==> inputs of build 51 <==
// top
module top#(       
    parameter FIFO_DEPTH = 16,
    parameter DATA_WIDTH = 32,
    parameter START_NUMBER = 0    
)(
    input  logic        GCLK,
    input  logic        OTG_RESETN,
    input  logic [DATA_WIDTH-1:0] wdatax,
    input  logic [DATA_WIDTH-1:0] wdatay,
    input  logic        validx,
    input  logic        validy,
    input  logic [DATA_WIDTH-1:0] kx_u,
    input  logic [DATA_WIDTH-1:0] bx_u,
    input  logic [DATA_WIDTH-1:0] kx_c,
    input  logic [DATA_WIDTH-1:0] bx_c,
    input  logic [DATA_WIDTH-1:0] ky_u,
    input  logic [DATA_WIDTH-1:0] by_u,
    input  logic [DATA_WIDTH-1:0] ky_c,
    input  logic [DATA_WIDTH-1:0] by_c,
    output logic        sel_1_0,
    output logic        sel_1_1,
    output logic        sel_2_0,
    output logic        sel_2_1,
    output logic        AS2_r,
    output  logic       wready,
    output logic        JB1,
    output logic        JB2,
    output logic        JB3,
    output logic        JB4,
    output logic        JB7,
    output logic        JB8,
    output logic        JB9,
    output logic        JB10,
    output logic        JA1,
    output logic        JA2,
    output logic        JA3,
    output logic        JA4,
    output logic        JA7,
    output logic        JA8,
    output logic        JA9,
    output logic        JA10,
    output logic        JC1_N,
    output logic        JC1_P,
        input logic        JC2_N,
    output logic        JC2_P,
    output logic        JC3_P
);
 assign JC1_P = 1'b0;
 logic [31:0]  in_data;
 logic  in_valid;
 logic in_ready;
    logic                  u_ready;
    logic                  u_valid;
    logic [DATA_WIDTH-1:0] u_data;
    logic                  c_ready;
    logic                  c_valid;
    logic [DATA_WIDTH-1:0] c_data;  
    logic [DATA_WIDTH-1:0] k_u;
    logic [DATA_WIDTH-1:0] b_u;
    logic [DATA_WIDTH-1:0] k_c;
    logic [DATA_WIDTH-1:0] b_c;
    logic [DATA_WIDTH-1:0] wdata;
    logic  wvalid;
    logic  store_valid;
    logic  done; 
always_ff @(posedge GCLK or negedge OTG_RESETN) begin
    if (!OTG_RESETN) begin
        store_valid <= 1'b0;
        done<= 1'b0;
    end else begin
        if (validx && validy) begin
            store_valid <= validy;
            done <= validy;
  ...
make LEC_CHECK=0 CAP_MARGIN=0 CELL_PAD_IN_SITES_DETAIL_PLACEMENT=1 CELL_PAD_IN_SITES_GLOBAL_PLACEMENT=1 CORE_ASPECT_RATIO=0.74 CORE_MARGIN=6 CORE_UTILIZATION=40 PLACE_DENSITY_LB_ADDON=0.04 SLEW_MARGIN=0 finish   # period 17.0 ns
run.sh (not shown) runs the stock make flow with config.mk's settings and CLKGATE_MAP_FILE=.
==> trial 43: changes against build 51 <==
CAP_MARGIN = 5   (was 0)
CELL_PAD_IN_SITES_DETAIL_PLACEMENT = not set   (was 1)
CELL_PAD_IN_SITES_GLOBAL_PLACEMENT = not set   (was 1)
CORE_ASPECT_RATIO = not set   (was 0.74)
CORE_MARGIN = 2   (was 6)
CORE_UTILIZATION = 70   (was 40)
CTS_CLUSTER_SIZE = 36   (was not set)
PLACE_DENSITY_LB_ADDON = not set   (was 0.04)
SETUP_SLACK_MARGIN = 1.55   (was not set)
SLEW_MARGIN = 20   (was 0)
==> flow/constraint.sdc (replaced) <==
create_clock -name core_clock -period 6.79 [get_ports {GCLK}]
set_input_delay 1.3580 -clock core_clock [delete_from_list [all_inputs] [get_ports {GCLK}]]
set_output_delay 1.3580 -clock core_clock [all_outputs]
set_load 0.01 [all_outputs]
==> build 59: changes against build 51 <==
CAP_MARGIN = 20   (was 0)
CELL_PAD_IN_SITES_DETAIL_PLACEMENT = not set   (was 1)
CELL_PAD_IN_SITES_GLOBAL_PLACEMENT = not set   (was 1)
CORE_ASPECT_RATIO = not set   (was 0.74)
CORE_MARGIN = 2   (was 6)
CORE_UTILIZATION = 44   (was 40)
PLACE_DENSITY = 0.6   (was not set)
PLACE_DENSITY_LB_ADDON = not set   (was 0.04)
SLEW_MARGIN = 20   (was 0)
==> flow/constraint.sdc (replaced) <==
create_clock -name core_clock -period 5.32 [get_ports {GCLK}]
set_input_delay 1.0640 -clock core_clock [delete_from_list [all_inputs] [get_ports {GCLK}]]
set_output_delay 1.0640 -clock core_clock [all_outputs]
set_load 0.01 [all_outputs]
==> results <==
In synthesized cell count, trial 43 and build 59 do not differ. Sequential power: build 59 > trial 43 > build 51. Flip-flop count is the same in build 59 and trial 43. Against build 59, the clock power of trial 43 is smaller by about 27%. First-iteration DRC count: build 59 < build 51 < trial 43. Between build 51 and build 59, the lower die size is in build 59 (gap 13%, measured against build 59). Against trial 43, the via count of build 51 is smaller by about 7%. Build 51 completed without violations. Trial 43 finished but failed the layout checks on negative setup slack. Build 59 completed, yet does not pass: negative setup slack. The highest power belongs to build 59, the lowest to build 51. Final cell count: build 59 > build 51 > trial 43.
No activity file was given, so power comes from the tool's default toggle rates.
